==> flow/design.v (excerpt) <==
module DSP(A,B,C,D,CARRYIN,M,P,CARRYOUT,CARRYOUTF,CLK,OPMODE,
CEA,CEB,CEC,CED,CECARRYIN,CEM,CEP,CEOPMODE,
RSTA,RSTB,RSTC,RSTD,RSTCARRYIN,RSTM,RSTP,RSTOPMODE,
BCOUT,PCIN,PCOUT);
input[17:0] A, B, D;
input[47:0] C,PCIN;
input[7:0] OPMODE;
input CARRYIN,CLK,CEA,CEB,CEC,CECARRYIN,CED,CEM,CEP,CEOPMODE;
input RSTA,RSTB,RSTC,RSTD,RSTCARRYIN,RSTM,RSTP,RSTOPMODE;
output wire[35:0] M;
output wire[47:0] P,PCOUT;
output wire[17:0] BCOUT;
output CARRYOUT,CARRYOUTF;
parameter A0REG=0;	 
parameter A1REG=1; 
parameter B0REG=0;
parameter B1REG=1;
parameter CREG=1;
parameter DREG=1;
parameter MREG=1;
parameter PREG=1;
parameter CARRYINREG=1;
parameter CARRYOUTREG=1;
parameter OPMODEREG=1;
parameter CARRYINSEL="OPMODE5";  
parameter B_INPUT="DIRECT";  
parameter RSTTYPE="SYNC";   
wire[7:0] OPMODE_REG;
wire[17:0] D_REG;
reg[17:0] B0_IN;
wire[17:0] B0_REG;
reg[17:0] PRE_RESULT;
wire[17:0] B1_IN;
wire[17:0] B1_REG;
wire[17:0] A0_REG;
wire[17:0] A1_REG;
wire[35:0] Product_Result;
wire[35:0] M_REG;
reg[47:0] X_OUT;
reg[47:0] Z_OUT;
wire[48:0] Post_Result;
wire[47:0] C_REG;
reg Carry_IN;  
wire CIN; 
wire Carry_Out_In;
reg_mux #(.WIDTH(18), .PIPELINE(DREG), .RESET_TYPE(RSTTYPE)) DREG_INST(.in(D), .out(D_REG), .clk(CLK), .ce(CED), .rst(RSTD));
reg_mux #(.WIDTH(18), .PIPELINE(B0REG), .RESET_TYPE(RSTTYPE)) B0REG_INST(.in(B0_IN), .out(B0_REG), .clk(CLK), .ce(CEB), .rst(RSTB));
  ...
export LEC_CHECK = 0
export ABC_AREA = 0
export CAP_MARGIN = 20
export CELL_PAD_IN_SITES_DETAIL_PLACEMENT = 1
export CORE_MARGIN = 3
export CORE_UTILIZATION = 70
export CTS_CLUSTER_DIAMETER = 385
export CTS_CLUSTER_SIZE = 80
export MAX_ROUTING_LAYER = met5
export MIN_ROUTING_LAYER = met1
export PLACE_DENSITY_LB_ADDON = 0.05
export SETUP_SLACK_MARGIN = 1.22
export SLEW_MARGIN = 20
export TNS_END_PERCENT = 95
create_clock -name core_clock -period 5.58 [get_ports {CLK}]
run.sh (not shown) runs the stock make flow with config.mk's settings and CLKGATE_MAP_FILE=.
The starting point failed in detailed placement on DPL-0033.
Then changed:
- ABC_AREA: 0 -> 1
- CELL_PAD_IN_SITES_DETAIL_PLACEMENT: 1 -> default
- CORE_MARGIN: 3 -> 2
- CORE_UTILIZATION: 70 -> 60
- CTS_CLUSTER_DIAMETER: 385 -> default
- CTS_CLUSTER_SIZE: 80 -> 98
- MAX_ROUTING_LAYER: met5 -> default
- MIN_ROUTING_LAYER: met1 -> default
- PLACE_DENSITY: default -> 0.37
- PLACE_DENSITY_LB_ADDON: 0.05 -> default
- SETUP_SLACK_MARGIN: 1.22 -> default
- TNS_END_PERCENT: 95 -> default
- clock period: 5.58 -> 4.66 ns (I/O delays scaled with it)
Effect: Now the flow finished but failed the layout checks on negative setup slack. Die size grows by 27%. Synthesized cell count grows by 47%. Area after synthesis grows by 12%.
Then changed:
- ABC_AREA: 1 -> default
- CORE_UTILIZATION: 60 -> 67
- CTS_CLUSTER_SIZE: 98 -> 90
- PLACE_DENSITY: 0.37 -> default
- SETUP_SLACK_MARGIN: default -> 0.04
- clock period: 4.66 -> 5.82 ns (I/O delays scaled with it)
After rerunning: The new run produced a layout that fails on negative setup slack; global-route usage falls by 3.3 points; non-clock buffer count drops by 68; setup slack improved by 0.056 ns; die area went down by 19%; cell area goes down by 12%.
Then changed:
- HOLD_SLACK_MARGIN: default -> 0.29
- SETUP_SLACK_MARGIN: 0.04 -> 1.47
Outcome:
- The changed run ended with an error in global routing
- die size is unchanged
- synthesized area is unchanged
- synthesized cell count is unchanged

========
DSP again, from the RTL that the note above started with.
export LEC_CHECK = 0
export CAP_MARGIN = 20
export CORE_MARGIN = 2
export CORE_UTILIZATION = 68
export CTS_CLUSTER_DIAMETER = 43
export CTS_CLUSTER_SIZE = 87
export MAX_ROUTING_LAYER = met4
export PLACE_DENSITY = 0.6
export SLEW_MARGIN = 20
create_clock -name core_clock -period 5.3 [get_ports {CLK}]
The baseline ended with an error in 5_1_grt.
==> next run, changes <==
--- a/flow/config.mk
+++ b/flow/config.mk
@@ -8,8 +8,5 @@
 export CAP_MARGIN = 20
 export CORE_MARGIN = 2
-export CORE_UTILIZATION = 68
-export CTS_CLUSTER_DIAMETER = 43
-export CTS_CLUSTER_SIZE = 87
-export MAX_ROUTING_LAYER = met4
+export CORE_UTILIZATION = 40
 export PLACE_DENSITY = 0.6
 export SLEW_MARGIN = 20
==> flow/constraint.sdc (replaced) <==
create_clock -name core_clock -period 8.0 [get_ports {CLK}]
set_input_delay 1.6000 -clock core_clock [delete_from_list [all_inputs] [get_ports {CLK}]]
set_output_delay 1.6000 -clock core_clock [all_outputs]
set_load 0.01 [all_outputs]
Now the flow finished clean.
Die size goes up by 68%.
Area after synthesis does not change.
Synthesized cell count is unchanged.
==> next run, changes <==
--- a/flow/config.mk
+++ b/flow/config.mk
@@ -6,7 +6,16 @@
 export NUM_CORES = 4
 export LEC_CHECK = 0
+export ABC_AREA = 1
 export CAP_MARGIN = 20
-export CORE_MARGIN = 2
-export CORE_UTILIZATION = 40
-export PLACE_DENSITY = 0.6
+export CELL_PAD_IN_SITES_DETAIL_PLACEMENT = 2
+export CELL_PAD_IN_SITES_GLOBAL_PLACEMENT = 2
+export CORE_MARGIN = 9
+export CORE_UTILIZATION = 22
+export CTS_CLUSTER_DIAMETER = 371
+export CTS_CLUSTER_SIZE = 48
+export GPL_TIMING_DRIVEN = 0
+export HOLD_SLACK_MARGIN = 0.27
+export MIN_ROUTING_LAYER = met2
+export PLACE_DENSITY = 0.47
 export SLEW_MARGIN = 20
+export TNS_END_PERCENT = 60
Outcome: The new run finished with timing, DRC and antenna clean. Non-clock buffer count is higher by 150. Combinational power went up by well over a third. Design area went up by about a fifth. Hold slack got worse by 0.019 ns. Clock power climbs by about a fifth. Area after synthesis goes up by roughly a tenth. Sequential cell count is unchanged. First-iteration DRC count rises to 4.4 times its value. Global-route usage grows by 14 points.
==> next run, changes <==
==> flow/config.mk (replaced) <==
export PLATFORM = sky130hd
export DESIGN_NAME = DSP
export DESIGN_NICKNAME = DSP
export VERILOG_FILES = /design/flow/design.v
export SDC_FILE = /design/flow/constraint.sdc
export NUM_CORES = 4
export LEC_CHECK = 0
export CAP_MARGIN = 20
export CORE_MARGIN = 2
export CORE_UTILIZATION = 58
export MAX_ROUTING_LAYER = met4
export PLACE_DENSITY = 0.6
export SLEW_MARGIN = 20
==> flow/constraint.sdc (replaced) <==
create_clock -name core_clock -period 5.3 [get_ports {CLK}]
set_input_delay 1.0600 -clock core_clock [delete_from_list [all_inputs] [get_ports {CLK}]]
set_output_delay 1.0600 -clock core_clock [all_outputs]
set_load 0.01 [all_outputs]
After rerunning:
- This time the run completed, yet does not pass: setup timing
- setup slack got worse by 1.2 ns
- area after synthesis fell by about 10%
- via count fell by about 44%
- clock power rose by 32%
- worst hold slack improved by 0.023 ns
==> next run, changes <==
--- a/flow/config.mk
+++ b/flow/config.mk
@@ -8,5 +8,7 @@
 export CAP_MARGIN = 20
 export CORE_MARGIN = 2
-export CORE_UTILIZATION = 58
+export CORE_UTILIZATION = 69
+export CTS_CLUSTER_DIAMETER = 357
+export CTS_CLUSTER_SIZE = 42
 export MAX_ROUTING_LAYER = met4
 export PLACE_DENSITY = 0.6
Now the flow aborted during 5_1_grt with GRT-0116.
Synthesized area is unchanged.
Die size goes down by 16%.
Synthesized cell count stays the same.
==> next run, changes <==
==> flow/config.mk (replaced) <==
export PLATFORM = sky130hd
export DESIGN_NAME = DSP
export DESIGN_NICKNAME = DSP
export VERILOG_FILES = /design/flow/design.v
export SDC_FILE = /design/flow/constraint.sdc
export NUM_CORES = 4
export LEC_CHECK = 0
export CAP_MARGIN = 5
export CORE_MARGIN = 2
export CORE_UTILIZATION = 72
export CTS_CLUSTER_SIZE = 15
export SLEW_MARGIN = 20
==> flow/constraint.sdc (replaced) <==
create_clock -name core_clock -period 6.48 [get_ports {CLK}]
set_input_delay 1.2960 -clock core_clock [delete_from_list [all_inputs] [get_ports {CLK}]]
set_output_delay 1.2960 -clock core_clock [all_outputs]
set_load 0.01 [all_outputs]
The changed run produced a layout that fails on setup timing.
Area after synthesis does not change.
Die size falls by 4.1%.
Synthesized cell count stays the same.

========
Setup of job 101:
Starting RTL as in the previous note.
==> flow/design.v (excerpt) <==
module DSP(A,B,C,D,CARRYIN,M,P,CARRYOUT,CARRYOUTF,CLK,OPMODE,
CEA,CEB,CEC,CED,CECARRYIN,CEM,CEP,CEOPMODE,
RSTA,RSTB,RSTC,RSTD,RSTCARRYIN,RSTM,RSTP,RSTOPMODE,
BCOUT,PCIN,PCOUT);
==> flow/config.mk <==
export PLATFORM = sky130hd
export DESIGN_NAME = DSP
export DESIGN_NICKNAME = DSP
export VERILOG_FILES = /design/flow/design.v
export SDC_FILE = /design/flow/constraint.sdc
export NUM_CORES = 4
export LEC_CHECK = 0
export ABC_AREA = 0
export CAP_MARGIN = 15
export CORE_ASPECT_RATIO = 0.98
export CORE_MARGIN = 2
export CORE_UTILIZATION = 70
export CTS_CLUSTER_DIAMETER = 97
export CTS_CLUSTER_SIZE = 75
export GPL_ROUTABILITY_DRIVEN = 0
export MAX_ROUTING_LAYER = met4
export PLACE_DENSITY_LB_ADDON = 0.02
export SLEW_MARGIN = 20
export TNS_END_PERCENT = 45
==> flow/constraint.sdc <==
create_clock -name core_clock -period 5.1 [get_ports {CLK}]
set_input_delay 1.0200 -clock core_clock [delete_from_list [all_inputs] [get_ports {CLK}]]
set_output_delay 1.0200 -clock core_clock [all_outputs]
set_load 0.01 [all_outputs]
The flow for job 101 finished, though final verification flagged negative setup slack.
Input changes introduced in job 102 (baseline for comparison: job 101):
# job 101
export LEC_CHECK = 0
export ABC_AREA = 0
export CAP_MARGIN = 15
export CORE_ASPECT_RATIO = 0.98
export CORE_MARGIN = 2
export CORE_UTILIZATION = 70
export CTS_CLUSTER_DIAMETER = 97
export CTS_CLUSTER_SIZE = 75
export GPL_ROUTABILITY_DRIVEN = 0
export MAX_ROUTING_LAYER = met4
export PLACE_DENSITY_LB_ADDON = 0.02
export SLEW_MARGIN = 20
export TNS_END_PERCENT = 45
create_clock -name core_clock -period 5.1 [get_ports {CLK}]
# job 102
export LEC_CHECK = 0
export ABC_AREA = 1
export CAP_MARGIN = 15
export CORE_ASPECT_RATIO = 0.98
export CORE_MARGIN = 2
export CORE_UTILIZATION = 70
export CTS_CLUSTER_DIAMETER = 204
export CTS_CLUSTER_SIZE = 75
export GPL_ROUTABILITY_DRIVEN = 0
export MAX_ROUTING_LAYER = met4
export PLACE_DENSITY_LB_ADDON = 0.02
export SLEW_MARGIN = 20
export TNS_END_PERCENT = 45
create_clock -name core_clock -period 5.44 [get_ports {CLK}]
==> results <==
- Summary of job 102 over job 101: die size +11%; post-route worst setup slack went up.
- In the metrics for job 102 and job 101, the one carrying the lower count of cells along the worst register-to-register path is job 102.
- In job 102 the area after synthesis turned out 3200 um2 higher than in job 101.
- Re final routed DRC violation total: no difference whatsoever between job 101 and job 102.
- On worst slack at placement: between job 102 and job 101, it ends up higher for job 102.
- Job 101 ended up with fewer cell instances than job 102 did.
- Taking job 101 as the reference point, the final critical path time including I/O delays and setup of job 102 falls by 150 ps.
- [job 102] transition time at the pin with the least slew margin rose 89 ps relative to job 101
- Wire: job 102 routes more than job 101
- | design area | job 102 vs job 101 | worse |
- Layout checks on job 102: not met. Flow itself completed; violations: negative setup slack.

========
the reference run:
DSP again, from the RTL that the note above started with.
==> flow/config.mk <==
export PLATFORM = sky130hd
export DESIGN_NAME = DSP
export DESIGN_NICKNAME = DSP
export VERILOG_FILES = /design/flow/design.v
export SDC_FILE = /design/flow/constraint.sdc
export NUM_CORES = 4
export LEC_CHECK = 0
export ABC_AREA = 1
export CAP_MARGIN = 15
export CORE_ASPECT_RATIO = 0.98
export CORE_MARGIN = 7
export CORE_UTILIZATION = 55
export CTS_CLUSTER_SIZE = 75
export GPL_ROUTABILITY_DRIVEN = 0
export MAX_ROUTING_LAYER = met5
export PLACE_DENSITY_LB_ADDON = 0.29
export SETUP_SLACK_MARGIN = -0.48
export SLEW_MARGIN = 20
export TNS_END_PERCENT = 45
==> flow/constraint.sdc <==
create_clock -name core_clock -period 7.37 [get_ports {CLK}]
set_input_delay 1.4740 -clock core_clock [delete_from_list [all_inputs] [get_ports {CLK}]]
set_output_delay 1.4740 -clock core_clock [all_outputs]
set_load 0.01 [all_outputs]
Setup changes, the reference run to the trial run
Settings: changing CORE_MARGIN from 7 to 2; changing PLACE_DENSITY_LB_ADDON from 0.29 to 0.27; changing CORE_UTILIZATION from 55 to 72; changing SLEW_MARGIN from 20 to 30; changing CTS_CLUSTER_SIZE from 75 to 72; changing the clock period (ns, I/O delays scaled along) from 7.37 to 6.39.
## What came out
According to the power report, total power for the trial run is higher than for the reference run. In the reports for the trial run and the reference run, the larger non-clock buffer count belongs to the trial run. Cells: the trial run has fewer instances than the reference run. Wire: the trial run routes more than the reference run. The maximum fanout along the worst path in the trial run sits 6 below the value recorded for the reference run. Share of power burned in the clock network for the trial run: 0.9 points down relative to the reference run. The startpoint of the most critical setup path comes out B1REG_INST.out[8]$_SDFFE_PP0P_ in one run and A1REG_INST.out[4]$_SDFFE_PP0P_ in the other, namely in the trial run and the reference run respectively. Against the reference run, the trial run comes in 0.5 points lower on sequential group share of total power. Hold slack delta (the trial run -> the reference run): insignificant. Diff the reference run -> the trial run: worst setup slack after layout decreased by 660 ps relative to the old numbers; data required time of the critical path decreased by 1010 ps relative to the old numbers. There was hardly any difference in sequential share of layout area between the reference run and the trial run.

========
Starting RTL as in the previous note.
Settings: LEC_CHECK=0, ABC_AREA=0, CAP_MARGIN=15, CORE_ASPECT_RATIO=0.98, CORE_MARGIN=2, CORE_UTILIZATION=70, CTS_CLUSTER_DIAMETER=28, CTS_CLUSTER_SIZE=75, GPL_ROUTABILITY_DRIVEN=0, HOLD_SLACK_MARGIN=-0.08, MAX_ROUTING_LAYER=met4, PLACE_DENSITY_LB_ADDON=0.02, SETUP_SLACK_MARGIN=1.44, SLEW_MARGIN=20, TNS_END_PERCENT=45; clock period 5.1 ns.
The starting point did not get past 5_1_grt (GRT-0116).
Edit:
Settings changed: CORE_UTILIZATION 70 to 71, CTS_CLUSTER_DIAMETER 28 to unset, HOLD_SLACK_MARGIN -0.08 to unset, PLACE_DENSITY_LB_ADDON 0.02 to 0.01, SETUP_SLACK_MARGIN 1.44 to unset.
Effect: The new run finished but failed the layout checks on setup timing. Die size is lower slightly. Synthesized area is unchanged. Synthesized cell count stays the same.
Edit:
Settings changed: ABC_AREA 0 to unset, CAP_MARGIN 15 to 20, CORE_ASPECT_RATIO 0.98 to unset, CORE_UTILIZATION 71 to 64, CTS_CLUSTER_SIZE 75 to unset, GPL_ROUTABILITY_DRIVEN 0 to unset, MAX_ROUTING_LAYER met4 to unset, PLACE_DENSITY set to 0.6, PLACE_DENSITY_LB_ADDON 0.01 to unset, TNS_END_PERCENT 45 to unset.
Clock period 5.1 ns to 7.26 ns, I/O delays scaled along.
Result:
- Now the flow produced a clean layout
- die size climbs by 11%
- critical path depth fell by 5
- setup slack gains 1.5 ns
- cell area shrinks by 6.0%
- wire length went down by 15%
- hold slack loses 0.0093 ns
- via count went down by 11%
- cell count decreases by 4.1%
- total power goes down by 37%
No activity file was given, so power comes from the tool's default toggle rates.
